==> design/flow/constraint.sdc <==
create_clock -name core_clock -period 3.39 [get_ports {clk}]
set_input_delay 0.6780 -clock core_clock [delete_from_list [all_inputs] [get_ports {clk}]]
set_output_delay 0.6780 -clock core_clock [all_outputs]
set_load 0.01 [all_outputs]
==> design/flow/design.v <==
module subbytes#(
    parameter SBOX_WIDTH = 8,
    parameter SBOX_DEPTH = 256,
    parameter DATA_WIDTH = 16
)(
    input clk,
    input reset_n,
    input sbox_valid, 
    input [SBOX_WIDTH-1:0] sbox_out,
    input tvalid,
    input [DATA_WIDTH-1:0] in,       
    output reg valid,
    output reg [DATA_WIDTH-1:0] out       
);
    localparam NUM_BYTES = DATA_WIDTH / 8;
    reg [7:0] index;
    reg sbox_ready;
    reg [7:0] sbox_slice [0:NUM_BYTES-1][0:255];
    integer i;
    genvar g;
    always @(posedge clk or negedge reset_n) begin
        if (!reset_n) begin
            index <= 0;
            sbox_ready <= 0;
        end else if (sbox_valid && !sbox_ready) begin
            index <= index + 1;
            if (index == SBOX_DEPTH - 1) sbox_ready <= 1;
        end
    end
    generate
        for (g = 0; g < NUM_BYTES; g = g + 1) begin : MEM_WRITE
            always @(posedge clk) begin
                if (sbox_valid && !sbox_ready) begin
                    sbox_slice[g][index] <= sbox_out;
                end
            end
        end
    endgenerate
    wire [7:0] ram_read_data [0:NUM_BYTES-1];
    generate
        for (g = 0; g < NUM_BYTES; g = g + 1) begin : MEM_ASYNC_READ
            assign ram_read_data[g] = sbox_slice[g][in[g*8 +: 8]];
        end
    endgenerate
    always @(posedge clk or negedge reset_n) begin
        if (!reset_n) begin
            valid <= 0;
            out <= 0;
        end else begin
            if (tvalid && sbox_ready) valid <= 1;
            else valid <= 0;
            if (tvalid && sbox_ready) begin
                for (i = 0; i < NUM_BYTES; i = i + 1) begin
                    out[i*8 +: 8] <= ram_read_data[i];
                end
            end
        end
    end
endmodule
==> design/flow/run.sh <==
#!/bin/bash
# the make line also repeats each setting of config.mk as NAME=value (left out here)
make -C /OpenROAD-flow-scripts/flow DESIGN_CONFIG=/design/flow/config.mk WORK_HOME=/design/flow/orfs CLKGATE_MAP_FILE= finish
==> design/flow/config.mk <==
export PLATFORM = sky130hd
export DESIGN_NAME = subbytes
export DESIGN_NICKNAME = subbytes
export VERILOG_FILES = /design/flow/design.v
export SDC_FILE = /design/flow/constraint.sdc
export NUM_CORES = 4
export LEC_CHECK = 0
export CAP_MARGIN = 20
export CORE_MARGIN = 2
export CORE_UTILIZATION = 72
export CTS_CLUSTER_SIZE = 57
export PLACE_DENSITY = 0.36
export SETUP_SLACK_MARGIN = 1.01
export SLEW_MARGIN = 20
==> run notes, run 1 <==
For the combinational group power, the log shows 7.88 mW. According to the CTS report, the clock sink count is 2074. The clock transition at the register clock pins on the worst setup and hold paths after CTS works out to 0.06 ns. For reference, the most critical setup path is categorized as primary input to flip-flop. Per the OpenROAD timing report, the critical path contains 13 cells.

The analysis attributes to net switching a power of 15.4 mW. The count of unresolved DRC violations after routing is 0. The final layout reports a setup TNS of 0 ns. The tools report the max-cap violation count as 0. Among the non-sequential cells, multiplexers take the most area.

Across the whole layout, storage elements account for 62200 um2. For this block, the routed nets add up to 389000 um of wire. Of all cell types, the one taking the most synthesized area is edfxtp_1. The run gives 44 for the number of buffers inserted by port buffering. The number of warnings reported in the stage logs is 35.

The via count of the first global-routing pass came out at 70300. Setup repair after global routing could not meet its margin everywhere. The shortest clock period the worst path allows after layout was 2.74 ns.

The core box area was 135000 um2; the share of the yosys chip area belonging to registers was 63.3%. The worst setup path is launched from a primary input. For the worst min-delay path, the startpoint reported by OpenROAD is in[2]. The flow reports power dissipated in the clock network as 22.5 mW. The slowest stage of the critical path is the mux4_2 cell. With the starting density of the core at 72.5%, the clock share of power is 38.1%. The synthesized-area fraction occupied by ao, oa, aoi and oai cells came out at 7.11%. The highest supply drop recorded on VDD is 0.629 mV. The routability congestion estimate from global placement is 1.04, and the floorplan net count is 5828.

The run gives 495 nW/um2 for the power density over cell area. By area the synthesized netlist is led by edfxtp_1, mux4_2, mux2i_1, o22ai_1, o221ai_1. The worst hold path belongs to the class primary input to flip-flop.

Per the detail_route report, vias per standard cell equal 8.49. Per the detail_route report, routed wire per instance is 44.1 um. The number of flip-flops and latches in the synthesized netlist was 2074; the fraction of synthesized cell area taken by the top area cell type was 62.6%. With the worst stage delay on the critical path at 0.56 ns, the post-route antenna net violation count is 0. The final instance area was 119000 um2; the switching power share of the total was 26.1%. The first global-routing pass estimated 519000 um of wire. The combined area of the multi-input logic cells came out at 35100 um2. Clock latency on the worst-skew pair, taken at its later pin, is 0.88 ns.

Per the CTS log, the buffer count on the longest clock path is 3. Excluding fillers, the count of instances in the completed layout stands at 8820. Entering global routing, the biggest net connects 92 pins. From bottom edge to top edge, the die measures 373 um. The sort of element at the end of the critical path is a flip-flop. On the final layout, the worst clock skew is 0.0383 ns.

Number of fillers in the final layout: 5325. In the synthesized netlist the async set-or-reset flop fraction comes to 1.25%. The sum of buffers and inverters on the critical path was 8. The kind of cell with the highest combined delay along the critical path is buffers and inverters. The tools report the end point of the critical path as out[14]$_DFFE_PN0P_.

Detailed placement finished with a half-perimeter wire length of 235000 um. The number of cells in Yosys stat is 5796, and the endpoint required time on the critical path is 4.13 ns. With the overall routing resource usage at 53.4%, the arrival time of the worst setup path is 3.48 ns.

The number of distinct standard cells referenced by the synthesized netlist came out at 70. For the number of cells after detailed placement, the log shows 8198. The final-report max-slew violation count came out at 0. For flop-to-flop paths, the worst setup slack is 0.66 ns. The run gives 88.1% for the post-layout utilization of the core. The sequential share of power was 48.5%; the actual slew at the worst max-slew pin was 0.924 ns. The number of H-tree branching levels is 4, and the share of the clock period used by the worst path is 80.9%. Along the worst path, the maximum fanout reaches 6. According to the timing report, the critical path is launched from in[8]. The group drawing the most power is sequential cells. Global routing finished with a remaining overflow of 0. The initial detailed-routing violation count was 17300. In this run the mean area of a mapped cell was 16.9 um2. TritonCTS built the clock tree.

Of the post-synthesis cell area, the part taken by muxes is 22.9%. The flow ran to the end and the layout has no timing, DRC or antenna violations. By count the netlist is led by edfxtp_1, mux2i_1, mux4_2, nor2_1, o22ai_1. For the post-synth area from yosys stat, the log shows 98200 um2. Before antenna repair, the detailed router went through 9 iterations. From synthesis to final layout, the design area changed by 21.5%. Timing-limited maximum frequency: 365 MHz.

The Yosys warning count was 1; the site row count was 135. For the worst reg-to-reg path, the endpoint reported by OpenROAD is out[6]$_DFFE_PN0P_. The logs give 5796 for the number of cells produced by synthesis and 33 for the initial antenna violation count.

For reference, the final report shows the hold violation count at 0. The hold-critical path endpoint is out[0]$_DFFE_PN0P_. The worst register-to-register path depth is 8. Hold is met by 0.423 ns.

For reference, XOR and XNOR gates occupy 0.0624% of the area reported after synthesis. In this run the cell area of the synthesized design comes to 98200 um2. The report lists the cells along the critical path as buf_16 > buf_12 > buf_16 > buf_12 > buf_16 > buf_12 > mux4_2 > a211oi_2 > buf_4 > a221oi_1 > buf_4 > o2111a_2 > a211o_1. Summed over all cells, the static leakage comes to 41.9 nW. CTS added clock buffers totalling 201. Detailed routing inserted a total of 74800 vias. After detailed placement, the total cell area comes to 107000 um2. The most common flop cell mapped by yosys was edfxtp_1. At the end of the flow, the number of nets in the layout was 6865.

Setup violations remaining at the end of the flow were counted as 0. The total I/O pin count is 45, and the relative contribution of combinational cells to total power is 13.3%. Counting flops with a built-in enable in the synthesized netlist gives 2048.

STA lists the startpoint of the worst register-to-register path as sbox_slice[321][6]$_DFFE_PP_. The relative slew slack was 38.4%. Clock tree synthesis selected as its root buffer the cell clkbuf_16. The most common cell in the synthesized netlist is edfxtp_1. In this run, the synthesized area fraction spent on adder and majority cells is recorded as 0.0509%. Area share of and/or/nand/nor cells after synthesis: 3.32%.

The die width was 373 um. The flow reports power dissipated in sequential cells as 28.7 mW. According to the floorplan report, the total die area is 139000 um2.

In the power breakdown, the internal column shows 43.6 mW. Along the worst hold path, the cell count comes to 4.
==> layer usage <==
metal  track usage (%)  up-vias  part of all wire [%]  wire length [um]
met2              76.3     9886                    42            163000
met1              66.6    35700                    29            112000
met4              36.0       30                    10             39300
met5                 0        -                  0.11               417
met3              23.4     2775                    19             74700
li1                  -    26500                     -                 -
==> area by class of cell <==
type / count / share of cell area, %
repair buffers: 1301 / 11.1
inverters: 11 / 0.0440
clock inverters: 129 / 0.916
well taps: 1781 / 1.87
multi-input cells: 3244 / 29.5
diodes: 35 / 0.0734
clock buffers: 245 / 4.43
flip-flops and latches: 2074 / 52.1
==> per-stage QoR <==
stage          total power, mW  setup WS (ns)
2_1_floorplan             32.4          0.769
3_3_place_gp              35.4         -0.976
3_5_place_dp              35.5          -1.06
4_1_cts                   57.6          0.817
5_1_grt                   59.5          0.711
6_report                  59.1          0.649
==> what timing repair did <==
item,in CTS,in global routing
pin swaps,64,85
hold endpoints to repair,26,0
gates resized,399,219
gates cloned,30,9
buffers inserted,101,72
hold buffers,1,0
endpoints found under the setup margin,584,967
==> inputs of run 2 (changes only) <==
- ABC_AREA: default -> 1
- CAP_MARGIN: 20 -> 30
- CELL_PAD_IN_SITES_DETAIL_PLACEMENT: default -> 2
- CELL_PAD_IN_SITES_GLOBAL_PLACEMENT: default -> 1
- CORE_ASPECT_RATIO: default -> 1.6
- CORE_MARGIN: 2 -> 8
- CORE_UTILIZATION: 72 -> 45
- CTS_CLUSTER_DIAMETER: default -> 232
- CTS_CLUSTER_SIZE: 57 -> 83
- GPL_TIMING_DRIVEN: default -> 0
- PLACE_DENSITY: 0.36 -> 0.6
- SETUP_SLACK_MARGIN: 1.01 -> 0.58
- SLEW_MARGIN: 20 -> 10
- TNS_END_PERCENT: default -> 80
- clock period: 3.39 -> 10.0 ns (I/O delays scaled with it)
==> run 2 against run 1 <==
The flow now stops in 5_1_grt. Synthesized area increased by 6.4%. Die size increased by 78%. Synthesized cell count increased by 100%.
==> run notes, run 2 <==
The synthesis stat section lists a flop and latch total of 2074. The tools report the library cell used as clock root buffer as clkbuf_16. In this run, synthesis inferred 2048 flip-flops with an integrated enable. Per the OpenROAD floorplan log, the area of the die is 248000 um2. The number of distinct standard cells referenced by the synthesized netlist came out at 19. The total of hold buffers inserted after clock tree synthesis is 0. For reference, the top logic cell family by area is simple AND/OR/NAND/NOR gates. Counting tap cells, the placed design contains a total of 14900 instances.

The cell accounting for the most synthesized area is edfxtp_1. Recorded from the global router log, the overflow total was 1005. In the floorplan report the effective utilization is 45.1%. The Yosys warning count is 1.

The proportion of synthesized flip-flops having asynchronous set or reset came out at 1.25%. From left edge to right edge, the die measures 397 um. The flow did not finish.

With the number of H-tree branching levels at 1, the synthesized-area fraction occupied by ao, oa, aoi and oai cells is 0.00957%. The area share of and/or/nand/nor cells after synthesis was 35.6%. The pre-CTS worst setup slack came out at 3.46 ns. Synthesis handed over a netlist of 11600 instances. After Yosys synthesis, XOR and XNOR cells account for 0.0503% of the synthesized area. Chip height: 626 um. The routability congestion estimate from global placement came out at 1.13.

The run gives 0 as the post-cts sizing count. In the synthesized netlist, the cells that appear most often are nand2_1, nand3_1, edfxtp_1, buf_2, nor2_1. For reference, the top cells by area after synthesis are edfxtp_1, nand3_1, nand2_1, buf_2, nor2_1.

The floorplan report gives the top-level pin count as 45. In this run, the synthesized area fraction spent on adder and majority cells is recorded as 0.0479%. The run gives 75.1% for the overall routing resource usage. The number of buffers inserted by port buffering is 32. For this run, the chip area from Yosys synthesis comes to 105000 um2. With the floorplan net count at 11600, the site row count is 224.

The most common cell in the synthesized netlist is nand2_1. The maximum clock insertion buffer count is 3, and the mux share of post-synthesis cell area is 0%. In this run, CTS created clock tree buffers numbering 28. The most common flop cell mapped by yosys is edfxtp_1. The logs give 2074 for the clock net sink count and 105000 um2 for the synthesized cell area.

With the fraction of synthesized cell area taken by the top area cell type at 58.8%, the number of cells in Yosys stat is 11600. The tool reported: "[ERROR GRT-0116] Global routing finished with congestion. Check the congestion regions in the DRC Viewer". The share of the yosys chip area belonging to registers was 59.4%.

The flow stopped in 5_1_grt. The core box area is 232000 um2, and the post-CTS repair timing setup buffer count is 0. After synthesis, the mean cell area works out to 9.01 um2. Note, the detailed placer reported a final HPWL of 633000 um.
run 2: through the flow:
| stage | cell area, um2 | util, % | total power, mW | setup TNS, ns |
|---|---|---|---|---|
| 4_1_cts | 113000 | 48.9 | 15.7 | 0 |
| 3_5_place_dp | 113000 | 48.6 | 12.8 | 0 |
| 3_3_place_gp | 109000 | 46.9 | 12.7 | -3054.08 |
| 2_1_floorplan | 105000 | - | 10.9 | 0 |
run 2: layer usage:
metal	overflow	track usage [%]
met1	12	74.3
met2	509	92.8
met3	32	56.5
met4	449	79.1
met5	3	27.4
==> inputs of run 3 (changes only) <==
- ABC_AREA: 1 -> default
- CAP_MARGIN: 30 -> 40
- CELL_PAD_IN_SITES_DETAIL_PLACEMENT: 2 -> default
- CELL_PAD_IN_SITES_GLOBAL_PLACEMENT: 1 -> default
- CORE_ASPECT_RATIO: 1.6 -> default
- CORE_MARGIN: 8 -> 2
- CORE_UTILIZATION: 45 -> 72
- CTS_CLUSTER_DIAMETER: 232 -> 50
- CTS_CLUSTER_SIZE: 83 -> 13
- GPL_TIMING_DRIVEN: 0 -> default
- PLACE_DENSITY: 0.6 -> default
- PLACE_DENSITY_LB_ADDON: default -> 0.03
- SETUP_SLACK_MARGIN: 0.58 -> 0.94
- SLEW_MARGIN: 10 -> 20
- TNS_END_PERCENT: 80 -> default
- clock period: 10.0 -> 3.24 ns (I/O delays scaled with it)
==> run 3 against run 2 <==
Now clean on timing, DRC and antenna. Die size shrank 44%. Synthesized area down 6.1%. Synthesized cell count is 50% lower.
==> run notes, run 3 <==
The flow ran to the end and the layout has no timing, DRC or antenna violations. The total overflow left after global routing is 0. The highest net fanout along the worst path is 2. For this run, global-route usage on met3 was measured as 23.2%. The sequential share of power is 49.8%, and the final hold violation count is 0. In the post-synthesis netlist, the cell with the most instances is edfxtp_1. The final route contains 74000 vias. The average footprint of a synthesized cell came out at 16.9 um2. From bottom edge to top edge, the die measures 373 um. After synthesis, the share of flip-flops with an asynchronous set or reset is 1.25%.

For the via count of the first global-routing pass, the log shows 70100. The critical-path cell with the highest stage delay was mux4_4. The max-cap violation count came out at 0. Setup violations remaining at the end of the flow were counted as 0. The Yosys warning count is 1.

The core box area was 135000 um2. Number of logic stages on the critical path including buffering: 10. For the number of buffers created by CTS, the log shows 192. The power of the clock network came out at 21.8 mW.

Per STA, the worst path accumulates the most delay in the family multiplexers. The count of unresolved DRC violations after routing came out at 0. The library cell used as clock root buffer is clkbuf_16. The routed design shows a via density per instance of 8.46. The mux share of post-synthesis cell area works out to 22.9%. Timing would allow up to 332 MHz. Per the detailed-route log, wirelength across all metal layers totals 384000 um.

The number of fillers in the final layout was 5477. The actual slew at the worst max-slew pin is 1.06 ns, and the number of cells in Yosys stat is 5796. Counting stages on the worst path, the most repeated cell is buf_4. For the final database, setup skew stands at 0.0321 ns. At the later pin of the worst-skew pair, clock insertion delay measures 0.88 ns.

After layout, the worst path uses 92.9% of the clock period. In the setup report, the worst path falls into the class flip-flop to flip-flop. Of the total synthesized cell area, the portion taken by full adders, half adders and majority gates is 0.0509%. The synthesized-area fraction occupied by ao, oa, aoi and oai cells works out to 7.11%. Looking at the reg2reg group, the worst path starts from sbox_slice[415][1]$_DFFE_PP_. At the floorplan stage, the core utilization is reported as 72.5%. For this run, the slowest stage of the critical path takes 0.66 ns.

The tree built by TritonCTS fans out to 2074 sinks. For reference, the top logic cell family by area is multiplexers. For the initial antenna violation count, the log shows 19. The H-tree was split into 4 levels.

With the peak supply drop at 0.617 mV, the routability congestion estimate from global placement is 1.12. For this run, the register share of the synthesized area comes to 63.3%. The half-perimeter wire length after detailed placement is 241000 um, and the shortest clock period the worst path allows after layout is 3.01 ns. TritonCTS built the clock tree. Per the post-run analysis, buffers plus inverters along the critical path come to 3.

Per STA, the worst path is made up of mux4_4 > mux2_4 > a221oi_2 > buf_4 > a21oi_4 > a21oi_2 > buf_6 > nor4b_4 > buf_4 > a211o_1. The endpoint required time on the critical path is 3.97 ns. Once synthesis finished, the tally of register bits stood at 2074.

The capture point of the critical path was reported as out[9]$_DFFE_PN0P_. The run gives 8.37 mW for the combinational group power. In this run the register-to-register setup slack is 0.23 ns.

Per the post-place timing report, worst setup slack is -0.752 ns. The worst hold path belongs to the class primary input to asynchronous set/reset pin. Per the synthesis report, the simple-gate share of the synthesized area is 3.32%. The launching instance or port of the critical path was sbox_slice[415][1]$_DFFE_PP_.

Looking at the cell usage after synthesis, the top flip-flop cell is edfxtp_1. The internal portion of total power was 44.4 mW. The count of library flops with an enable pin is 2048, and the site row count is 135.

According to the report, the first pass of detailed routing completed in 16 iterations. The floorplan net count was 5828; the clock share of power was 36.3%. Per the breakdown, switching nets consume 26.2% of all power. Per the summary, power density relative to cell area is 508 nW/um2. Measured against its own limit, the worst slew margin works out to 27.0%.

The number of cells produced by synthesis was 5796. The run gives 105 for the largest net degree at the start of global routing. Global routing consumed, over all layers together, 52.4% of the routing resources. The run gives 20.5% for the area added between synthesis and finish.

The maximum clock insertion buffer count was 3; the area fraction in xor and xnor cells was 0.0624%. After clock tree synthesis, the clock-pin slew on the worst setup and hold paths is 0.06 ns. Before any placement, the netlist area is recorded as 98200 um2.

Nets still carrying antenna violations after routing amount to 0. Yosys reports that the most numerous cell types are edfxtp_1, mux2i_1, mux4_2, nor2_1, o22ai_1. Destination of the worst register-to-register timing path: out[9]$_DFFE_PN0P_. For reference, the top cells by area after synthesis are edfxtp_1, mux4_2, mux2i_1, o22ai_1, o221ai_1.

In this run the tools logged warnings totalling 38. On the critical path the data arrives at 3.74 ns. The sort of element at the end of the critical path was a flip-flop. Measured along the x axis, the die boundary spans 373 um. The group drawing the most power is sequential cells. The finished cells cover 118000 um2. The final-report max-slew violation count came out at 0. The final worst-path setup slack is 0.231 ns. The report puts the cell count of the worst reg-to-reg path at 10. The number of distinct standard cells referenced by the synthesized netlist came out at 70.

After routing, the total negative slack on setup checks comes to 0 ns. For the leakage power summed over all cells, the log shows 41.3 nW. The tools report the placed instance area as 109000 um2.

The first global-routing pass estimated 510000 um of wire. Cells fill 87.4% of the core in the end. Per the synthesis report, the dominant area consumer among library cells is edfxtp_1.

Per the placement log, port buffering inserted 44 buffers. With the power spent charging and discharging nets at 15.8 mW, the final worst hold slack is 0.162 ns. In this run the count of I/O pins placed on the die edge is 45. The power report lists the sequential group at 30.0 mW. For the met2 usage in global routing, the log shows 75.2%. The power report attributes to the combinational group a share of 13.9%.

Per the OpenROAD floorplan log, the area of the die is 139000 um2. Per the synthesis report, the single largest cell type by area occupies 62.6% of cell area. The logs give 6904 for the net count reported at finish and 64.7% for the fraction of met1 tracks used by global routing. Detailed-route iteration 0 reported a violation count of 16100.

Setup repair after global routing could not meet its margin everywhere. Dividing the detail-routed wire length by the instance count gives 43.9 um. STA classifies the critical path startpoint as a flip-flop. In the synthesis report, Yosys lists the chip area as 98200 um2.

Busiest layer in global routing: met2.
run 3: final cells by class:
type,count,area (um2),share of cell area [%]
Tap cell,1781,2230,1.88
Timing Repair Buffer,1349,12900,10.9
Sequential cell,2074,62200,52.5
Clock buffer,215,5010,4.23
Inverter,11,53.8,0.0454
Clock inverter,59,648,0.547
Multi-Input combinational cell,3244,35400,29.9
Antenna cell,18,45.0,0.0380
run 3: layer usage:
layer / share of wire [%] / up-vias
met5: 0.17 / -
met1: 29 / 35600
met4: 10 / 32
met3: 19 / 2684
li1: - / 26400
met2: 42 / 9353
run 3: what timing repair did:
action,in CTS,in global routing
buffers inserted,49,66
gates resized,369,259
hold buffers,1,0
pin swaps,37,81
cloned,5,5
hold endpoints to repair,26,0
setup endpoints to repair,584,572
run 3: per-stage QoR:
| step | total power [mW] | std cells |
|---|---|---|
| 5_1_grt | 60.6 | 8735 |
| 2_1_floorplan | 33.9 | 5796 |
| 6_report | 60.2 | 8751 |
| 4_1_cts | 58.7 | 8661 |
| 3_5_place_dp | 37.5 | 8332 |
| 3_3_place_gp | 37.3 | 8325 |
==> inputs of run 4 (changes only) <==
- CAP_MARGIN: 40 -> 20
- CELL_PAD_IN_SITES_DETAIL_PLACEMENT: default -> 1
- CELL_PAD_IN_SITES_GLOBAL_PLACEMENT: default -> 0
- CORE_MARGIN: 2 -> 4
- CORE_UTILIZATION: 72 -> 39
- CTS_CLUSTER_DIAMETER: 50 -> default
- CTS_CLUSTER_SIZE: 13 -> default
- HOLD_SLACK_MARGIN: default -> 0.19
- PLACE_DENSITY_LB_ADDON: 0.03 -> 0.13
- SETUP_SLACK_MARGIN: 0.94 -> -0.39
- clock period: 3.24 -> 8.98 ns (I/O delays scaled with it)
==> run 4 against run 3 <==
Still clean. First-iteration DRC count is 54% lower. Cell count grew 6.7%. Worst hold slack improved by 0.41 ns. Combinational power down 73%. Cell area fell by 7.6%. Critical endpoint is now out[15]$_DFFE_PN0P_. Sequential power shrank 64%. Synthesized cell count unchanged. Die size increased by 86%. Utilization down 44 points. Total power shrank 62%. Register-to-register slack better by 4.9 ns.
==> run notes, run 4 <==
Starting density of the core: 39.4%. Post-CTS timing repair inserted 0 buffers for setup. The class of the tightest hold or removal check was flip-flop to flip-flop. The slowest stage of the critical path belongs to the cell and2_1. The tool warning count for the run is 56. Power attributed to the clock group is 9.64 mW. The hold-critical path endpoint was index[5]$_DFFE_PN0P_. By count the netlist is led by edfxtp_1, mux2i_1, mux4_2, nor2_1, o22ai_1. STA classifies the critical path endpoint as a flip-flop.

The script extracted a total leakage power of 35.6 nW. By area the synthesized netlist is led by edfxtp_1, mux4_2, mux2i_1, o22ai_1, o221ai_1. The run gives 1 as the Yosys warning count. With the routed length per instance at 39.2 um, the share of the clock period used by the worst path is 60.0%. The run finished with no timing, DRC or antenna violations. Sorting the synthesis cell report by count puts at the top edfxtp_1. The first global-routing pass estimated 507000 um of wire. The final hold violation count was 0. TritonCTS created 228 clock buffers. The run gives 10.0% as the relative contribution of combinational cells to total power. Of all flip-flops after synthesis, the portion carrying an async set or reset was 1.25%. The region available for standard cell placement spans 250000 um2.

The run gives 9.81 ns as the endpoint required time on the critical path. In the post-route analysis, the smallest setup slack over all paths is 3.59 ns. The insertion delay at the late pin of the worst-skew pair came out at 0.90 ns. The number of distinct standard cells referenced by the synthesized netlist was 70; the number of cells in Yosys stat was 5796. The run gives 0 ns for the aggregate negative setup slack. The commonest register cell is edfxtp_1. The post-cts sizing count was 0.

Per the post-run analysis, buffers plus inverters along the critical path come to 3. Relative to the synthesized area, the layout overhead comes to 11.4%. Yosys mapped a number of flops with a built-in enable equal to 2048. The tools report the library cell used as clock root buffer as clkbuf_16. The run gives 5796 as the number of cells produced by synthesis.

Listed in order, past its start point the critical path passes buf_8 > buf_12 > and2_1 > a211oi_1 > o31ai_1 > nand3_1 > nor4_2 > buf_4 > a211o_1. Setup repair after global routing left no endpoint under its margin. After clock tree synthesis, the clock-pin slew on the worst setup and hold paths is 0.06 ns. In this run the most critical hold path is launched from index[5]$_DFFE_PN0P_.

OpenSTA lists the critical path startpoint as in[9]. The fraction of synthesized cell area taken by the top area cell type came out at 62.6%. The sum of routed wire length over all layers is 366000 um, and the actual slew at the worst max-slew pin is 1.26 ns. The tools report the minimum setup slack among reg-to-reg paths as 5.13 ns.

CTS built an H-tree with a depth of 4. With the post-route antenna net violation count at 0, the adder-cell share of the synthesized area is 0.0509%. For this design the total switching power over the nets is 5.71 mW. The first detailed-routing pass took 6 iterations.

Count of unresolved DRC violations after routing: 0. For the post-synth area from yosys stat, the log shows 98200 um2. For the worst reg-to-reg path, the endpoint reported by OpenROAD is sbox_slice[312][5]$_DFFE_PP_.

After layout, the minimum clock period comes to 5.39 ns. The report shows a maximum critical-path fanout of 85. Global routing consumed, over all layers together, 27.8% of the routing resources.

In this run, power in combinational logic comes to 2.28 mW. With the cell count of the worst reg-to-reg path at 4, the die width is 510 um. The chip height was 510 um. The cell class contributing the biggest share of worst-path delay was simple AND/OR/NAND/NOR gates.

The power density over cell area works out to 208 nW/um2. The worst setup path is of the primary input to flip-flop kind. Counting pins that exceed their max-slew limit in the final report gives 0. The run gives 2.77 ns as the pre-CTS worst setup slack.

Initial antenna violation count: 15. The synthesized-area fraction occupied by ao, oa, aoi and oai cells is 7.11%, and the total of hold buffers inserted after clock tree synthesis is 0. The power dissipated in sequential cells came out at 10.8 mW. Per the slew report, the remaining headroom to the max-slew limit stands at 14.0%. The floorplan has 183 rows. The finished design was reported to have a net count of 5837. By area, the combinational part of the netlist is dominated by multiplexers. The worst register-to-register path begins at sbox_ready$_DFFE_PN0P_. The peak supply drop is 0.242 mV, and the worst stage delay on the critical path is 0.99 ns.

The mux share of post-synthesis cell area was 22.9%. The run gives 63.3% for the share of the yosys chip area belonging to registers. The cell-mix breakdown from Yosys lists the simple-gate area share as 3.32%.

The floorplan step defined a die boundary enclosing 260000 um2. The number of logic stages on the critical path including buffering was 9; the residual overflow from global routing was 0. Per report_power, the top consumer among the power groups is sequential cells. Per the gpl log, the routability congestion estimate is 0.914. The power report attributes to the sequential group a share of 47.6%. The run gives 17.0 mW as the internal portion of total power. According to the timing report, the arrival time at the worst endpoint equals 6.22 ns. The run gives 186 MHz as the timing-limited maximum frequency. The critical path ends at out[15]$_DFFE_PN0P_.

In this run the maximum-capacitance check reported violations numbering 0. The worst hold path stage count came out at 1. Pin placement for this block handled 45 I/O pins. The routed layout has 61000 vias. The area fraction in xor and xnor cells is 0.0624%. The floorplan net count came out at 5828. The largest total area in the synthesized netlist belongs to edfxtp_1.

The maximum clock insertion buffer count is 3, and the switching power share of the total is 25.1%. With the detailed-route vias per instance at 6.53, the largest net degree at the start of global routing is 165. The clock net sink count was 2074.

The tools report the startpoint type of the worst setup path as a primary input. For the via count of the first global-routing pass, the log shows 62600. After layout, the setup clock skew is reported as 0.0377 ns. TritonCTS built the clock tree.

The power report attributes to the clock group a share of 42.4%. The number of setup violations in the final report is 0, and the synthesized cell area is 98200 um2. With the average footprint of a synthesized cell at 16.9 um2, the initial detailed-routing violation count is 7410.

The run gives 2074 for the number of flip-flops and latches in the synthesized netlist. The half-perimeter wire length after detailed placement was 236000 um; the number of buffers inserted by port buffering was 44.
## run 4: per-layer routing
| layer | up-vias | track usage, % | routed length [um] |
|---|---|---|---|
| li1 | 24400 | - | - |
| met1 | 33000 | 37.6 | 148000 |
| met2 | 2982 | 43.8 | 170000 |
| met3 | 669 | 5.30 | 28400 |
| met4 | 6 | 12.2 | 19000 |
| met5 | - | 0 | 42 |
## run 4: final cells by class
cell class                 count  area [um2]
sequential                  2074       62100
antenna                        5        12.5
clock buffer                 297        6160
multi-input combinational   3244       33100
inverter                      11        51.3
timing repair buffer         246        2310
clock inverter               131        1440
tap                         3330        4170
fill                       23900      140000
## run 4: stage by stage
| step | power, mW | cells | util, % | cell area, um2 | hold slack (ns) |
|---|---|---|---|---|---|
| CTS | 22.8 | 9331 | 43.8 | 109000 | 0.566 |
| finish | 22.7 | 9338 | 43.8 | 109000 | 0.568 |
| floorplan | 12.2 | 5796 | - | 98200 | 0.493 |
| global route | 23.3 | 9334 | 43.8 | 109000 | 0.605 |
| detailed placement | 13.3 | 8903 | 40.8 | 102000 | 0.547 |
| global placement | 13.2 | 8898 | 40.7 | 102000 | 0.534 |
==> inputs of run 5 (changes only) <==
- CELL_PAD_IN_SITES_DETAIL_PLACEMENT: 1 -> default
- CELL_PAD_IN_SITES_GLOBAL_PLACEMENT: 0 -> default
- CORE_MARGIN: 4 -> 2
- CORE_UTILIZATION: 39 -> 68
- CTS_CLUSTER_DIAMETER: default -> 93
- HOLD_SLACK_MARGIN: 0.19 -> default
- PLACE_DENSITY: default -> 0.6
- PLACE_DENSITY_LB_ADDON: 0.13 -> default
- SETUP_SLACK_MARGIN: -0.39 -> 0.8
- clock period: 8.98 -> 6.24 ns (I/O delays scaled with it)
==> run 5 against run 4 <==
Largest cell class unchanged. Worst setup slack lost 2.7 ns. Still clean. Register-to-register slack got worse by 2.5 ns. Clock power is 29% higher. Routed wire length fell by 12%. Critical endpoint is now out[4]$_DFFE_PN0P_. Cell count down 16%. Sequential share of layout area grew 1.4 points. Largest power group unchanged. Utilization increased by 31 points.
==> run notes, run 5 <==
The main area contributors are edfxtp_1, mux4_2, mux2i_1, o22ai_1, o221ai_1. For the pin with the worst max-slew slack, the measured transition is 1.31 ns. The group drawing the most power was sequential cells. The timing report gives the clock slew at the launch and capture registers of the worst setup and hold paths as 0.06 ns.

The run gives 23.5 mW for the internal portion of total power. The first-pass GRT wire length is 450000 um, and the overall routing resource usage is 43.9%. For the site row count, the log shows 139. In this run the horizontal extent of the chip is 384 um. The power of the clock network came out at 12.4 mW.

Of all flip-flops after synthesis, the portion carrying an async set or reset was 1.25%. The critical path class was primary input to flip-flop. In this run, the synthesized area fraction spent on and/or/nand/nor cells is recorded as 3.32%.

The post-route antenna net violation count is 0. The run gives 0 as the post-CTS repair timing setup buffer count. The maximum clock insertion buffer count was 3. Per the finish-stage timing summary, setup violations number 0. The cell accounting for the most synthesized area is edfxtp_1.

The mux share of post-synthesis cell area came out at 22.9%. The library cell used as clock root buffer is clkbuf_16. The run gives 5845 for the net count reported at finish. Top logic cell family in the synthesized netlist: multiplexers.

After synthesis, the mean cell area works out to 16.9 um2. The run gives 100000 um2 for the placed instance area. For the via count of the routed design, the log shows 63300. The HPWL after detailed placement is 211000 um.

In this run the tool buffered the top-level ports with 44 buffer cells. The run gives 2074 as the clock net sink count. The number of logic stages on the critical path including buffering is 9, and the shortest clock period the worst path allows after layout is 5.33 ns. The initial detailed-routing violation count was 11900; the sum of routed wire length over all layers was 323000 um. The critical path maximum fanout is 24.

Synthesis inferred 2074 register bits. The iteration count recorded for the first detailed-route pass is 9. For the combinational group power, the log shows 3.24 mW. In this run the register-to-register setup slack is 2.64 ns.

Relative slew slack: 10.4%. With the post-cts sizing count at 0, the sequential share of power is 49.9%. For this design the top-level I/O count stands at 45. The tools report the endpoint required time on the critical path as 6.98 ns. The number of H-tree branching levels is 4, and the leakage power summed over all cells is 35.2 nW. The die footprint was 148000 um2.

The tools report the total of hold buffers inserted after clock tree synthesis as 0. Among all cell types in the netlist, the one instantiated most often is edfxtp_1. The beginning of the worst register-to-register path was index[0]$_DFFE_PN0P_.

The run gives 205 for the number of buffers created by CTS. Adding up every negative setup slack in the final design gives 0 ns. The sequential cells in the finished layout cover a total of 62100 um2. The final instance area was 107000 um2.

The run gives 0.0509% for the adder-cell share of the synthesized area. The run gives 1.03 for the routability congestion estimate from global placement. The launching instance or port of the critical path is in[2].

The max-cap violation count came out at 0. The region available for standard cell placement spans 143000 um2. The later pin in the worst-skew pair is clocked with a latency of 0.83 ns. The worst stage delay on the critical path works out to 0.97 ns. With the synthesized-area fraction occupied by ao, oa, aoi and oai cells at 7.11%, the number of fillers in the final layout is 8583.

Hold timing on the final database bottoms out at a slack of 0.570 ns. Destination of the worst register-to-register timing path: sbox_slice[387][0]$_DFFE_PP_. Setup repair after global routing left no endpoint under its margin.

Summing over the stages, the warning tally comes to 80. The run gives 1 as the Yosys warning count. Per Yosys stat, the portion of area used by sequential elements is 63.3%.

The routed length per instance is 41.0 um, and the largest net degree at the start of global routing is 162. The area fraction in xor and xnor cells works out to 0.0624%. The run gives 188 MHz for the timing-limited maximum frequency. The synthesized design devotes to its leading area cell type 62.6% of total area.

The tools report the combined area of the multi-input logic cells as 32900 um2. The switching power share of the total is 24.7%. The cell class contributing the biggest share of worst-path delay is AND-OR/OR-AND gates. The startpoint type of the worst setup path is a primary input. The synth_stat.txt file lists the number of cells as 5796. In the final report, the number of pins over their slew limit comes to 0. By count the netlist is led by edfxtp_1, mux2i_1, mux4_2, nor2_1, o22ai_1. For the total power of the final layout, the log shows 31.2 mW.

Per the GRT congestion report, total overflow comes to 0. The cell count of the worst reg-to-reg path works out to 6. The highest supply drop recorded on VDD is 0.328 mV. The logs give 0 for the count of unresolved DRC violations after routing and 0.0277 ns for the worst setup skew after layout.

According to the timing report, the arrival time at the worst endpoint equals 6.07 ns. The min-delay analysis places its worst path in the category primary input to asynchronous set/reset pin. The tools report the floorplan net count as 5828. The flow ran to the end and the layout has no timing, DRC or antenna violations. For reference, the critical path cell chain is buf_2 > nand3b_1 > o22ai_1 > or3_1 > a211oi_1 > a2111oi_0 > buf_4 > nand3_1 > o211ai_1. TritonCTS built the clock tree.

Count of library flops with an enable pin: 2048. Sort of element at the end of the critical path: a flip-flop. The relative contribution of combinational cells to total power was 10.4%. In the synthesized netlist the dominant register cell turns out to be edfxtp_1. Relative to the synthesized area, the layout overhead comes to 8.64%. The end point of the critical path was out[4]$_DFFE_PN0P_. The starting density of the core is 68.5%, and the initial antenna violation count is 17.

The detailed-route vias per instance came out at 8.03. The sequential power reported by the tool is 15.6 mW. The final hold violation count was 0. Along the critical path, the tally of buffer and inverter instances is 2. The run gives 39.7% for the clock share of power. Among all stages on the critical path, the largest delay is contributed by buf_2.

With the post-synth area from yosys stat at 98200 um2, the chip height is 384 um. The power density over cell area is 292 nW/um2. The logs give 60500 for the via count of the first global-routing pass and 70 for the number of distinct standard cells referenced by the synthesized netlist. Synthesis produced 5796 cells. Synthesized cell area: 98200 um2. The switching component of the power was reported as 7.71 mW.

The share of the clock period used by the worst path works out to 85.4%.
## run 5: per-layer routing
| metal | part of all wire, % | routed length [um] | vias up | GRT usage [%] |
|---|---|---|---|---|
| met4 | 6.5 | 21100 | 20 | 22.9 |
| met2 | 44 | 143000 | 5826 | 63.5 |
| li1 | - | - | 24300 | - |
| met5 | 0.090 | 290 | - | 0.552 |
| met1 | 34 | 109000 | 32100 | 59.7 |
| met3 | 16 | 50200 | 1071 | 14.9 |
## run 5: cell type report
type | count | share of cell area [%]
multi-input combinational | 3244 | 30.9
clock buffer | 249 | 5.09
clock inverter | 123 | 1.10
antenna | 7 | 0.0164
tap | 1903 | 2.23
timing repair buffer | 277 | 2.42
sequential | 2074 | 58.2
inverter | 11 | 0.0469
## run 5: through the flow
step,cells,utilization [%],worst slack [ns]
finish,7888,74.4,0.910
global route,7881,74.4,1.24
CTS,7880,74.4,1.65
detailed placement,7508,69.8,0.798
global placement,7506,69.7,0.713
floorplan,5796,-,2.90
==> inputs of run 6 (changes only) <==
- CAP_MARGIN: 20 -> 40
- CORE_UTILIZATION: 68 -> 72
- CTS_CLUSTER_DIAMETER: 93 -> default
- CTS_CLUSTER_SIZE: default -> 13
- PLACE_DENSITY: 0.6 -> 0.4
- SETUP_SLACK_MARGIN: 0.8 -> 0.53
- clock period: 6.24 -> 3.24 ns (I/O delays scaled with it)
==> run 6 against run 5 <==
Register-to-register slack worse by 2.2 ns. Still clean on timing, DRC and antenna. Total power is 93% higher. Cell count is 11% higher. Synthesized area stayed put. Sequential share of layout area is 4.2 points lower. Cell area is 7.7% higher. Clock-buffer cell count is 9 higher. Via count is 11% higher. Clock power is 85% higher. Critical path depth is 1 higher. Worst setup slack worse by 0.58 ns. Global-route usage is 5.9 points higher.
==> run notes, run 6 <==
The run finished with no timing, DRC or antenna violations. After layout, the worst setup slack is 0.329 ns. The initial antenna violation count was 18; the final-report max-slew violation count was 0.

The internal power of the cells totals 45.1 mW. The clock period could shrink to 2.91 ns. The run gives 49.8% for the sequential share of power. The startpoint type of the worst setup path was a primary input. The first global-routing pass estimated 488000 um of wire. By instance count, the leading cell after synthesis is edfxtp_1. The number of warnings in the stage logs came out at 41.

In the CTS report, the clock slew at the register clock pins of the worst setup and hold paths is listed as 0.07 ns. The power dissipated in sequential cells was 30.0 mW; the average footprint of a synthesized cell was 16.9 um2. The floorplan step records an initial core utilization of 72.5%. The analysis attributes to cell leakage a power of 40.4 nW.

Per STA, the library cell used most along the worst path is buf_12. Cell accounting for the most synthesized area: edfxtp_1. The worst stage delay on the critical path was 0.75 ns; the detailed-routing iteration count for the pre-antenna-repair pass was 12. The report shows a maximum critical-path fanout of 24. Along the critical path, the tally of buffer and inverter instances is 3.

The critical path class was primary input to flip-flop. The run gives 63.3% for the share of the yosys chip area belonging to registers. The largest net degree at the start of global routing was 106.

In the final design database the tool counted 6804 nets. The run gives 15.1 mW for the power spent charging and discharging nets. Summing the areas of all xor and xnor instances in the mapped netlist gives 0.0624% of the synthesized area.

The last timing report of the flow puts the setup violation total at 0. The share of the clock period used by the worst path is 89.9%, and the site row count is 135. In this run the layout overhead on the synthesized area is reported as 17.0%.

Setup repair after global routing could not meet its margin everywhere. For this run, the chip area from Yosys synthesis comes to 98200 um2. Multiplexer cells account for 22.9% of the synthesized area.

Across every metal layer, demand over resource in global routing totals 49.8%. The max-slew check reports its worst relative slack as 25.6%. The run gives 60.1 mW for the total power of the final layout. The clock network power reported by the tool is 22.9 mW. The switching power share of the total was 25.1%; the number of cells in Yosys stat was 5796. For this design the top-level I/O count stands at 45. Dividing the detail-routed via count by the number of cells gives 8.05.

The top cell type by area accounts for 62.6% of the synthesized area. Sorting the synthesized cells by area gives the leading types as edfxtp_1, mux4_2, mux2i_1, o22ai_1, o221ai_1. The CTS report gives the tree buffer count as 202. The chip height was 373 um. For the post-layout utilization of the core, the log shows 84.9%. The group drawing the most power was sequential cells.

Clock latency on the worst-skew pair, taken at its later pin, is 0.87 ns. The run gives 98200 um2 for the synthesized cell area. The synthesis stat section lists a flop and latch total of 2074. The Yosys warning count is 1, and the post-route antenna net violation count is 0. The count of unresolved DRC violations after routing was 0.

Looking at the VDD voltage map, the peak drop is 0.578 mV. With the placed instance area at 108000 um2, the clock net sink count is 2074. The initial detailed-routing violation count is 14100. Critical-path cell with the highest stage delay: nor3_1.

The worst setup path is captured at a flip-flop. Static timing analysis puts the maximum clock frequency at 343 MHz. The synthesized instance count is 5796.

The STA report counts the stages on the worst setup path as 10. Walking the worst path, the cells encountered are buf_12 > buf_12 > buf_12 > mux2i_1 > o22ai_1 > nor3_1 > a22oi_1 > nand3_1 > nor3_1 > a211o_1. In the final report, the number of hold violations comes to 0. The run gives 1.09 for the routability congestion estimate from global placement. After synthesis, the netlist uses 70 different library cells.

The run gives 3 for the maximum clock insertion buffer count. For this run the aggregate overflow at the end of global routing stands at 0. In this run the power density over the cells is 523 nW/um2. Summed over all failing endpoints, the final setup total negative slack is 0 ns. Most common flop cell mapped by yosys: edfxtp_1.

The class of the tightest hold or removal check is primary input to asynchronous set/reset pin. The share of total power dissipated in the clock network is 38.1%. Clock tree synthesis selected as its root buffer the cell clkbuf_16. In this run, the synthesized area fraction spent on and/or/nand/nor cells is recorded as 3.32%. The detailed router reported a total wirelength of 348000 um. The most critical setup path has its startpoint at in[0]. The number of nets handed over by synthesis was 5828. The via count of the first global-routing pass was 68100; the arrival time of the worst setup path was 3.62 ns. The die footprint is 139000 um2. The core region is 135000 um2.

After Yosys synthesis, AND-OR and OR-AND compound gates account for 7.11% of the synthesized area. Across all layers, the routed design uses 70200 vias. After synthesis, the share of flip-flops with an asynchronous set or reset is 1.25%.

In this run, the synthesized area fraction spent on adder and majority cells is recorded as 0.0509%. In the final routed layout, each cell accounts on average for 39.9 um. The worst register-to-register path begins at sbox_slice[427][6]$_DFFE_PP_. The count of library flops with an enable pin came out at 2048.

The die is 373 um wide. Top logic cell family in the synthesized netlist: multiplexers. The count of buffers added on input and output ports is 44. The run gives -0.866 ns for the pre-CTS worst setup slack. After layout, the setup clock skew is reported as 0.0378 ns. In this run the maximum-capacitance check reported violations numbering 0. The combinational group power is 7.28 mW. The tools report the end point of the critical path as out[7]$_DFFE_PN0P_. Relative contribution of combinational cells to total power: 12.1%. The tools report the destination of the worst register-to-register timing path as out[14]$_DFFE_PN0P_.

The clock H-tree reported by CTS has 4 levels. The cell class contributing the biggest share of worst-path delay was simple AND/OR/NAND/NOR gates. The minimum setup slack among reg-to-reg paths was 0.44 ns. Sorting the synthesized cells by how often they occur yields edfxtp_1, mux2i_1, mux4_2, nor2_1, o22ai_1. For the completed layout, the total cell area is recorded as 115000 um2. The half-perimeter wire length after detailed placement is 236000 um, and the endpoint required time on the critical path is 3.95 ns. The run gives 1.11 ns for the actual slew at the worst max-slew pin. The cell count of the worst reg-to-reg path came out at 8. TritonCTS built the clock tree.
run 6: area by class of cell:
type | instances | area, um2
flip-flops and latches | 2074 | 62200
multi-input cells | 3244 | 33200
fillers | 6287 | 20500
repair buffers | 1239 | 11000
clock buffers | 258 | 5400
well taps | 1781 | 2230
clock inverters | 107 | 858
inverters | 11 | 50.0
diodes | 12 | 30.0
run 6: timing repair:
action / CTS / global route
setup endpoints to repair: 16 / 19
buffers inserted: 0 / 0
hold endpoints to repair: 26 / 0
hold buffers: 1 / 0
pin swaps: 2 / 5
resized: 31 / 37
run 6: stage by stage:
| step | std cells | hold slack [ns] |
|---|---|---|
| floorplan | 5796 | 0.352 |
| CTS | 8709 | 0.312 |
| detailed placement | 8343 | 0.550 |
| finish | 8726 | 0.310 |
| global route | 8714 | 0.326 |
| global placement | 8339 | 0.526 |
run 6: layer usage:
layer	global-route usage (%)	wire length, um	vias to the layer above
met5	0	381	-
met4	31.4	29100	28
met3	19.1	59500	1768
met2	73.0	152000	7730
met1	63.1	107000	34500
li1	-	-	26200
==> inputs of run 7 (changes only) <==
- CAP_MARGIN: 40 -> 20
- CTS_CLUSTER_SIZE: 13 -> 19
- PLACE_DENSITY: 0.4 -> default
- PLACE_DENSITY_LB_ADDON: default -> 0.0
- SETUP_SLACK_MARGIN: 0.53 -> 0.97
==> run 7 against run 6 <==
Still clean on timing, DRC and antenna. Utilization grew 3.1 points. Total power up 4.0%. Sequential power about the same. Synthesized area is the same. Clock-buffer cell count decreased by 3. Largest power group unchanged.
==> run notes, run 7 <==
The required time at the worst endpoint is listed as 4.00 ns. Via count of the first global-routing pass: 71800. Setup repair after global routing could not meet its margin everywhere.

Of the total synthesized cell area, the portion taken by full adders, half adders and majority gates is 0.0509%. Per the synthesis report, the dominant area consumer among library cells is edfxtp_1. TritonCTS reports the number of clock sinks as 2074. For reference, XOR and XNOR gates occupy 0.0624% of the area reported after synthesis. Ranked by instance count, the synthesized netlist is headed by edfxtp_1, mux2i_1, mux4_2, nor2_1, o22ai_1.

The final-report max-slew violation count was 0. The run gives 1 for the Yosys warning count. The clock share of power was 38.8%; the fraction of synthesized cell area taken by the top area cell type was 62.6%. The run gives 0.771 mV for the peak supply drop. The critical-path cell with the highest stage delay was a21oi_1. The synthesis report names the predominant flop master as edfxtp_1. Sequential cells account for 47.9% of the total power. The synthesized-area fraction occupied by ao, oa, aoi and oai cells was 7.11%. TritonCTS built the clock tree. The net switching power in the latest report is 16.6 mW. Summed over all routing layers, the global router reports a total usage of 54.3%. The run gives 6886 as the net count reported at finish. The run gives 5828 as the floorplan net count. Looking at the group totals, the largest power group turns out to be sequential cells. In the post-synthesis netlist, the biggest area contributors are edfxtp_1, mux4_2, mux2i_1, o22ai_1, o221ai_1. Of the total power, the share spent switching nets is 26.5%. The shortest clock period the worst path allows after layout is 2.90 ns. The proportion of synthesized flip-flops having asynchronous set or reset came out at 1.25%. The power report attributes to the combinational group a share of 13.3%. Per the skew report, the later register of the worst-skew pair sees a clock latency of 0.91 ns. For the number of distinct standard cells referenced by the synthesized netlist, the log shows 70. Routed signal wires occupy layers up through met5. Looking at the clock tree report, the root buffer type is clkbuf_16. The total power of the final layout came out at 62.6 mW. The flow ran to the end and the layout has no timing, DRC or antenna violations. STA lists the startpoint of the worst hold path as sbox_out[1].

For this run, the detailed router reports a per-instance via density of 8.53. Hold-check failures listed in the final report amount to 0. For the core box area, the log shows 135000 um2. The tool flagged a number of max-cap violations equal to 0. With the routability congestion estimate from global placement at 1.07, the post-route antenna net violation count is 0. The run gives 394000 um for the sum of routed wire length over all layers. The count of library flops with an enable pin was 2048; the worst setup skew after layout was 0.0496 ns. Together, buffers and inverters on the worst path number 2. The critical path ends at out[15]$_DFFE_PN0P_. The number of cells produced by synthesis is 5796, and the final worst hold slack is 0.237 ns. Average footprint of a synthesized cell: 16.9 um2. STA shows the worst reg2reg path with a cell count of 9. The cell sequence reported for the critical path is mux2i_1 > o221ai_1 > o22ai_1 > o21ai_0 > buf_4 > a21oi_1 > nor4_1 > buf_4 > a211o_1. The first detailed-routing pass ran for 13 iterations.

The power report lists the clock group at 24.3 mW. Per the finish-stage timing summary, setup violations number 0. The beginning of the worst register-to-register path is sbox_slice[375][7]$_DFFE_PP_. The number of H-tree branching levels is 4, and the number of warnings in the stage logs is 42. The initial detailed-routing violation count was 16900; the die width was 373 um. With the area share of and/or/nand/nor cells after synthesis at 3.32%, the maximum clock insertion buffer count is 3. The number of buffers inserted by port buffering is 44, and the internal portion of total power is 46.0 mW.

Summed over all cells, the static leakage comes to 41.7 nW. The final timing summary puts the cycle share of the worst path at 89.6%. Dividing the detail-routed wire length by the instance count gives 44.6 um. The chip height was 373 um; the worst hold path stage count was 1. The synthesized netlist occupies a cell area of 98200 um2. The worst setup path is launched from a flip-flop.

STA lists the endpoint of the worst register-to-register path as out[15]$_DFFE_PN0P_. The run gives 98200 um2 for the post-synth area from yosys stat. For this design, Yosys synthesis ends with a cell count of 5796. The number of flip-flops and latches in the synthesized netlist is 2074. The tools report the power dissipated in sequential cells as 30.0 mW. Summed over all nets, the half-perimeter wirelength after detailed placement is 237000 um. The arrival time of the worst setup path was 3.66 ns.

The area added between synthesis and finish was 21.4%; the wire length on met3 was 73100 um. The top logic cell family in the synthesized netlist was multiplexers. Yosys instantiated no cell more often than edfxtp_1.

Buffers inserted during clock tree synthesis total 204. For this run, design rule violations remaining after detail routing come to 0. Launching instance or port of the critical path: sbox_slice[375][7]$_DFFE_PP_. The mux share of post-synthesis cell area was 22.9%; the aggregate negative setup slack was 0 ns. STA classifies the critical path endpoint as a flip-flop.

The first global-routing pass estimated 529000 um of wire. The timing-limited maximum frequency is 344 MHz, and the largest net degree at the start of global routing is 109. At the pin with the least slew margin, the transition time is 1.21 ns. The highest net fanout along the worst path is 2.

According to the floorplan report, the total die area is 139000 um2. In this design, the stage delay of the slowest critical-path cell is 0.61 ns. Per report_power, the Combinational row totals 8.32 mW.

According to the I/O placement log, the pin count is 45. The cell class contributing the biggest share of worst-path delay was AND-OR/OR-AND gates. The detailed route wirelength on metal2 was 164000 um.

For the via count of the routed design, the log shows 75300. The critical path class was flip-flop to flip-flop. The worst-case max-slew headroom was logged as 18.5%.

In this run the power density over the cells is 525 nW/um2. The number of logic stages on the critical path including buffering was 9; the routed length on met1 was 113000 um. Among the stages of the critical path, the cell type that occurs most often is buf_4.

The worst hold path terminates at sbox_slice[314][1]$_DFFE_PP_. The site row count came out at 135. For the residual overflow from global routing, the log shows 0. Starting density of the core: 72.5%.

The registers of the reported paths see a clock transition of 0.07 ns. Note that the worst hold path type here is primary input to flip-flop. Sequential cells were found to cover 63.3% of the synthesized design area.

Initial antenna violation count: 28. The tools report the minimum setup slack among reg-to-reg paths as 0.34 ns.
## run 7: routing by layer
layer	vias to the layer above	track usage (%)
met5	-	1.03
met4	36	38.9
met3	2964	24.1
met2	9852	77.5
met1	36000	66.3
li1	26400	-
## run 7: area by class of cell
| cell class | count | area, um2 |
|---|---|---|
| flip-flops and latches | 2074 | 62200 |
| multi-input cells | 3244 | 35600 |
| fillers | 5269 | 16300 |
| repair buffers | 1319 | 12500 |
| clock buffers | 255 | 5380 |
| well taps | 1781 | 2230 |
| clock inverters | 127 | 1200 |
| inverters | 11 | 50.0 |
| diodes | 20 | 50.0 |
## run 7: repair_timing
action / in CTS / in global routing
resized: 511 / 145
pin swaps: 78 / 64
gates cloned: 12 / 0
setup buffers: 67 / 44
endpoints found under the setup margin: 680 / 800
endpoints found under the hold margin: 26 / 0
hold buffers: 1 / 0
## run 7: metrics by stage
| stage | area [um2] | worst slack (ns) | instances | util, % |
|---|---|---|---|---|
| after floorplan | 99200 | 0.649 | 5796 | - |
| after global placement | 108000 | -1.26 | 8305 | 80.1 |
| after detailed placement | 108000 | -0.841 | 8305 | 80.1 |
| after CTS | 118000 | 0.479 | 8767 | 87.2 |
| after global routing | 119000 | 0.373 | 8813 | 88.0 |
| final | 119000 | 0.337 | 8831 | 88.0 |
==> inputs of run 8 (changes only) <==
- CORE_UTILIZATION: 72 -> 45
- CTS_CLUSTER_SIZE: 19 -> default
- PLACE_DENSITY: default -> 0.6
- PLACE_DENSITY_LB_ADDON: 0.0 -> default
- SETUP_SLACK_MARGIN: 0.97 -> default
- clock period: 3.24 -> 10.0 ns (I/O delays scaled with it)
==> run 8 against run 7 <==
Still clean on timing, DRC and antenna. Register-to-register slack better by 5.8 ns. Sequential share of layout area increased by 5.5 points. Clock-buffer cell count shrank 3. Routed wire length fell by 16%. Clock power shrank 66%. Combinational power down 76%. Die size grew 59%. Worst hold slack improved by 0.31 ns. Total power down 68%. Cell area shrank 9.6%. Synthesized area is the same. Critical path depth is 2 higher. Highest routed layer unchanged.
==> run notes, run 8 <==
RePlAce ended its routability-driven mode at a weighted congestion of 0.955. The clock net sink count was 2074. Hold repair after CTS inserted 0 buffers. In the placement report, post-DP HPWL is listed as 210000 um.

Ranked by total cell area, the synthesized netlist is headed by edfxtp_1, mux4_2, mux2i_1, o22ai_1, o221ai_1. The number of logic stages on the critical path including buffering came out at 11. The class of the tightest hold or removal check was flip-flop to flip-flop. The area fraction in xor and xnor cells works out to 0.0624%. Entering global routing, the biggest net connects 161 pins.

Initial detailed-routing violation count: 9131. Adding up every negative setup slack in the final design gives 0 ns. The launching instance or port of the critical path was in[8]. For this sky-water flow run, the detailed-routed wirelength per cell is reported as 37.5 um. The most common cell type on the critical path was buf_4. The flow ran to the end and the layout has no timing, DRC or antenna violations. Across all hold checks on the routed design, the worst slack comes to 0.552 ns. The run gives 29.1% as the overall routing resource usage.

The detail route stage leaves a number of antenna-violating nets equal to 0. In the synthesized netlist, the cells that appear most often are edfxtp_1, mux2i_1, mux4_2, nor2_1, o22ai_1. Final-report max-slew violation count: 0. Per report_power, the sequential group accounts for 48.8% of the total.

The script computed the net switching share of total power as 24.9%. Combinational power for this build is 1.96 mW. Per the CTS log, the maximum H-tree level is 4.

Looking at the hold checks, the worst path lands on index[5]$_DFFE_PN0P_. The run gives 0.141 mV for the peak supply drop. The number of flip-flops and latches in the synthesized netlist came out at 2074. The sequential power reported by the tool is 9.70 mW. The most frequently used library cell after synthesis is edfxtp_1. For the relative contribution of combinational cells to total power, the log shows 9.8%. STA lists the startpoint of the worst hold path as index[5]$_DFFE_PN0P_.

After clock tree synthesis, the setup repair step added 0 buffers. Actual slew at the worst max-slew pin: 1.34 ns. The number of distinct standard cells referenced by the synthesized netlist was 70. The tools report the post-layout utilization of the core as 49.6%. Top logic cell family in the synthesized netlist: multiplexers. In the final report, the number of hold violations comes to 0.

The most used flip-flop cell after synthesis is edfxtp_1. The run gives 0 for the number of setup violations in the final report. The number of buffers inserted by port buffering was 44.

The internal portion of total power is 14.9 mW, and the number of warnings in the stage logs is 54. After detailed routing, the number of remaining DRC violations is 0. Between clock sinks in the finished design, the worst skew comes to 0.0405 ns. The initial utilization of the core area, before any placement, comes to 45.2%. Synthesized-area fraction occupied by ao, oa, aoi and oai cells: 7.11%.

The skew report gives the latency at the later pin of the worst-skew pair as 0.89 ns. The tools report the net count reported at finish as 5782. Setup slack on the critical path of the routed design comes to 4.20 ns. Logic depth along the worst register-to-register path is recorded as 3.

Synthesis produced 5796 cells. Core box area: 217000 um2. Per STA, the worst path accumulates the most delay in the family buffers and inverters. The worst setup path is captured at a flip-flop. Via count of the first global-routing pass: 59100.

A synthesized cell averages 16.9 um2. The worst setup path is of the primary input to flip-flop kind. In the synthesized netlist, mux cells make up 22.9% of the area.

With the initial antenna violation count at 13, the clock transition at the register clock pins on the worst setup and hold paths after CTS is 0.06 ns. The floorplan has 171 rows. The sum of buffers and inverters on the critical path is 4.

45 I/O pins were placed. The share of the yosys chip area belonging to registers came out at 63.3%. The post-cts sizing count came out at 0.

The logs give 4.95 mW for the power spent charging and discharging nets and 3 for the maximum clock insertion buffer count. STA puts the critical path data required time at 10.82 ns. With the floorplan net count at 5828, the power density over cell area is 184 nW/um2. Summed over the clock group, the power is 8.22 mW. Per the OpenROAD floorplan log, the area of the die is 222000 um2. The critical-path cell with the highest stage delay was nor4b_1.

In the finished design, the share of the clock period the worst path needs comes to 58.0%. Timing analysis after detailed placement gives a worst setup slack of 3.47 ns. TritonCTS built the clock tree.

The run gives 3.32% for the area share of and/or/nand/nor cells after synthesis. The end point of the critical path is out[9]$_DFFE_PN0P_. STA lists the maximum fanout along the critical path as 56. The cell-mix breakdown from Yosys lists the adder-cell area share as 0.0509%. The arrival time of the worst setup path is 6.62 ns.

The number of buffers created by CTS was 214; the number of fillers in the final layout was 17700. The group drawing the most power is sequential cells. The area growth from synthesis to layout is 9.75%. The worst hold path stage count came out at 1.

The run gives 6.17 ns as the minimum setup slack among reg-to-reg paths. The worst setup path is launched from a primary input. According to the floorplan report, the die width is 471 um. The max-cap violation count is 0, and the worst stage delay on the critical path is 1.19 ns. The global route stage reports its total congestion overflow as 0. The die is 471 um tall. Beginning of the worst register-to-register path: index[4]$_DFFE_PN0P_. The run gives 330000 um as the sum of routed wire length over all layers.

Setup repair after global routing left no endpoint under its margin. The cell sitting at the root of the clock tree is a clkbuf_16. The tools report the relative slew slack as 9.80%. The synthesized netlist was found by Yosys to have 5796 cells. The leakage component of the power was reported as 35.1 nW. The cell type that accounts for the most area after synthesis is edfxtp_1.

The run gives 7 as the detailed-routing iteration count for the pre-antenna-repair pass. The Yosys warning count was 1; the clock share of power was 41.3%. The routed layout has 60900 vias.

The area recorded from the Yosys report for this design is 98200 um2. With the shortest clock period the worst path allows after layout at 5.80 ns, the count of library flops with an enable pin is 2048. The mapped netlist covers 98200 um2. Fraction of synthesized cell area taken by the top area cell type: 62.6%. The signal on the critical path passes through buf_8 > buf_12 > buf_4 > mux2i_1 > o221ai_1 > o22ai_1 > o21ai_0 > a21oi_1 > nor4b_1 > buf_4 > a211o_1. The endpoint identified for the worst register-to-register timing path is sbox_slice[420][1]$_DFFE_PP_. The flow reports an fmax of 172 MHz. Detailed-route vias per instance: 6.92.

Yosys reported that registers with async set or reset make up 1.25%. The first global-routing pass estimated 458000 um of wire.
-- run 8: metal layers --
layer | routed length, um | vias up | global-route usage [%]
met1 | 127000 | 32000 | 40.0
met5 | 28 | - | 0
met4 | 18300 | 6 | 14.1
met2 | 149000 | 3905 | 44.3
met3 | 35400 | 756 | 6.41
li1 | - | 24200 | -
-- run 8: area by class of cell --
class	instances	area, um2	area share, %
antenna	6	15.0	0.0139
clock buffer	252	5560	5.16
multi-input combinational	3244	33000	30.6
inverter	11	51.3	0.0476
timing repair buffer	205	1860	1.72
clock inverter	148	1600	1.48
sequential	2074	62100	57.6
tap	2854	3570	3.31
-- run 8: metrics by stage --
step,std cells,power (mW),instance area (um2)
finish,8794,19.9,108000
global route,8789,20.3,108000
CTS,8786,19.9,108000
detailed placement,8386,11.8,101000
global placement,8383,11.8,101000
floorplan,5796,10.9,98200
==> inputs of run 9 (changes only) <==
- ABC_AREA: default -> 1
- CAP_MARGIN: 20 -> 25
- CELL_PAD_IN_SITES_GLOBAL_PLACEMENT: default -> 0
- CORE_ASPECT_RATIO: default -> 0.8
- CORE_MARGIN: 2 -> 3
- CORE_UTILIZATION: 45 -> 72
- CTS_CLUSTER_SIZE: default -> 14
- GPL_TIMING_DRIVEN: default -> 1
- MAX_ROUTING_LAYER: default -> met5
- MIN_ROUTING_LAYER: default -> met1
- PLACE_DENSITY: 0.6 -> default
- PLACE_DENSITY_LB_ADDON: default -> 0.06
- SETUP_SLACK_MARGIN: default -> 0.96
- SLEW_MARGIN: 20 -> 35
- clock period: 10.0 -> 3.24 ns (I/O delays scaled with it)
==> run 9 against run 8 <==
Combinational power grew to 3.5 times the previous value. Worst hold slack lost 0.36 ns. Global-route usage grew 23 points. Synthesized cell count grew 100%. Flip-flop count is the same. Largest cell class unchanged. Largest power group unchanged.
==> run notes, run 9 <==
The run finished with no timing, DRC or antenna violations. Arrival time of the worst setup path: 3.29 ns. The run gives 9.01 um2 for the average footprint of a synthesized cell. STA reports the tightest min-delay check as being of type primary input to asynchronous set/reset pin. After floorplanning, the core was sized to cover 144000 um2. Highest signal layer in the routed design: met5. STA classifies the critical path startpoint as a primary input.

The most common cell in the synthesized netlist is nand2_1. The power report puts the leakage power at 44.4 nW. For this configuration, the core starts out at a cell density of 72.9%. The via count of the first global-routing pass is 93000, and the total power of the final layout is 60.2 mW. At the end of routability-driven placement, the weighted congestion stood at 1.08. When the netlist entered floorplanning its net count stood at 11600.

The tools report the minimum setup slack among reg-to-reg paths as 0.89 ns. The die is 432 um wide. The half-perimeter wire length after detailed placement was 246000 um.

The critical path's slowest stage uses the library cell nand3_1. The run gives 123000 um as the routed length on met1. TritonCTS built the clock tree. CTS saw 2074 sinks.

The run gives 347 um for the chip height. The area added between synthesis and finish is 11.8%. Setup repair after global routing could not meet its margin everywhere. With the share of the clock period used by the worst path at 76.5%, the number of setup violations in the final report is 0.

The final-report max-slew violation count is 0. The run gives 44.7 mW for the internal portion of total power. After synthesis, the netlist uses 19 different library cells. At the pin with the least slew margin, the transition time is 1.06 ns. The number of cells in Yosys stat was 11600; the relative contribution of combinational cells to total power was 11.4%. The sequential share of power was 49.1%. The analysis attributes to net switching a power of 15.5 mW. The synthesized design spends more area on one cell type than any other, namely edfxtp_1. Once detail routing completed, the nets flagged for antenna violations numbered 0. Detailed route wirelength on metal2: 165000 um. The switching portion of total power comes to 25.8%.

The script logs the mean routed wire length per placed instance as 29.5 um. After floorplanning, the core was divided into 124 placement rows. Headroom to the max-slew limit came out at 29.2%. The final timing report lists a hold violation count of 0. With the worst stage delay on the critical path at 0.34 ns, the residual overflow from global routing is 0. The sum of routed wire length over all layers is 405000 um. The detailed-route vias per instance was 7.38; the cell count of the worst reg-to-reg path was 8. The clock tree synthesis step divided the H-tree into 4 levels.

In this run the clock root is driven by a clkbuf_16. After Yosys synthesis, full adders, half adders and majority gates account for 0.0479% of the synthesized area. The count of buffers added on input and output ports is 44. The clock network consumes a total of 23.8 mW.

The detailed router reports a met3 wire length of 83600 um. The area share of and/or/nand/nor cells after synthesis came out at 35.6%. The tools report the Yosys warning count as 1. The iteration count recorded for the first detailed-route pass is 14. Of all power groups, the one with the highest power is sequential cells. The run reported a max-capacitance violation count of 0. After routing, the total negative slack on setup checks comes to 0 ns. With fillers left out, the area of the finished cells amounts to 117000 um2. The run gives 34 for the initial antenna violation count. Beginning of the worst register-to-register path: sbox_ready$_DFFE_PN0P_.

The worst setup path is of the primary input to flip-flop kind. The final route contains 101000 vias. The finished design was reported to have a net count of 11700. On the critical path the largest part of the delay comes from simple AND/OR/NAND/NOR gates.

The run gives 150000 um2 for the die footprint. With the total I/O pin count at 45, the total of hold buffers inserted after clock tree synthesis is 0. Ranked by total cell area, the synthesized netlist is headed by edfxtp_1, nand3_1, nand2_1, buf_2, nor2_1.

After synthesis, the largest area contributor takes up 58.8% of total cell area. The first global-routing pass estimated 586000 um of wire. The tools report the synthesized cell area as 105000 um2.

In this run, the synthesized area fraction spent on AND-OR/OR-AND gates is recorded as 0.00957%. Per the post-run analysis, buffers plus inverters along the critical path come to 3. The number of warnings in the stage logs was 43. Yosys shows that the main logic family after synthesis is simple AND/OR/NAND/NOR gates. The launching instance or port of the critical path is in[0]. The tools report the endpoint required time on the critical path as 4.05 ns.

Yosys reports a chip area of 105000 um2. The power report lists the combinational group at 6.83 mW. Per the TritonCTS log, the buffer count is 196. The count of library flops with an enable pin is 2048, and the maximum clock insertion buffer count is 3. Entering global routing, the biggest net connects 109 pins. In this run, the synthesized area fraction spent on xor and xnor cells is recorded as 0.0503%.

The critical path goes through buf_8 > buf_12 > buf_16 > nand2_1 > nand3_1 > nand3_1 > nand3_1 > nand3_1 > nand3_1 > nand3_1 > nand3_1 > nand3_1 > nand2_1. The sort of element at the end of the critical path is a flip-flop. In the Yosys report, the sequential cells make up 59.4% of the chip area. End point of the critical path: out[1]$_DFFE_PN0P_.

The insertion delay at the late pin of the worst-skew pair came out at 0.88 ns. The run gives 29.6 mW for the power dissipated in sequential cells. The capture point of the worst register-to-register path is recorded as sbox_slice[430][7]$_DFFE_PP_.

IR analysis of the VDD net gives a maximum drop of 0.685 mV. The run gives 11600 as the number of cells produced by synthesis. After detailed placement, the total cell area comes to 110000 um2. Among the stages of the critical path, the cell type that occurs most often is nand3_1. The worst path needs 2.48 ns of the cycle, external delays included. Summed over all routing layers, the global router reports a total usage of 52.6%. The mux share of post-synthesis cell area was 0%.

The DRC violation total left in the routed layout is recorded as 0. Number of logic stages on the critical path including buffering: 13. The flow reports an fmax of 403 MHz.

The clock arrives with 0.0350 ns of skew. For the initial detailed-routing violation count, the log shows 24200. Per the summary, power density relative to cell area is 514 nW/um2.

Number of flip-flops and latches in the synthesized netlist: 2074. The proportion of synthesized flip-flops having asynchronous set or reset works out to 1.25%. In the synthesized netlist, the cells that appear most often are nand2_1, nand3_1, edfxtp_1, buf_2, nor2_1. Per the timing report, the biggest fanout along the worst path comes to 78.

The commonest register cell is edfxtp_1. Clock transition at the register clock pins on the worst setup and hold paths after CTS: 0.07 ns. The run gives 39.5% for the clock share of power.
[run 9: final cells by class]
class	instances	area, um2
clock buffers	243	5230
well taps	1890	2360
fillers	8275	26600
flip-flops and latches	2074	62200
diodes	36	90.1
inverters	55	303
multi-input cells	8555	37500
repair buffers	753	8090
clock inverters	113	1170
[run 9: what timing repair did]
item	4_1_cts	5_1_grt
endpoints found under the setup margin	525	682
cloned	0	2
setup buffers	1	3
pin swaps	0	0
resized	61	66
[run 9: per-stage QoR]
stage / hold slack, ns / std cells / util [%] / setup WS (ns)
CTS: 0.179 / 13700 / 81.2 / 0.961
finish: 0.196 / 13700 / 81.5 / 0.760
global route: 0.202 / 13700 / 81.4 / 0.880
global placement: 0.465 / 13300 / 76.7 / -0.0759
floorplan: 0.352 / 11600 / - / 0.998
detailed placement: 0.477 / 13300 / 76.7 / -0.204
[run 9: routing by layer]
metal | up-vias | global-route usage [%]
li1 | 40400 | -
met1 | 45500 | 68.0
met2 | 12400 | 73.5
met3 | 2906 | 23.7
met4 | 40 | 30.8
met5 | - | 0.252
Power is estimated from default activity; no workload was simulated.
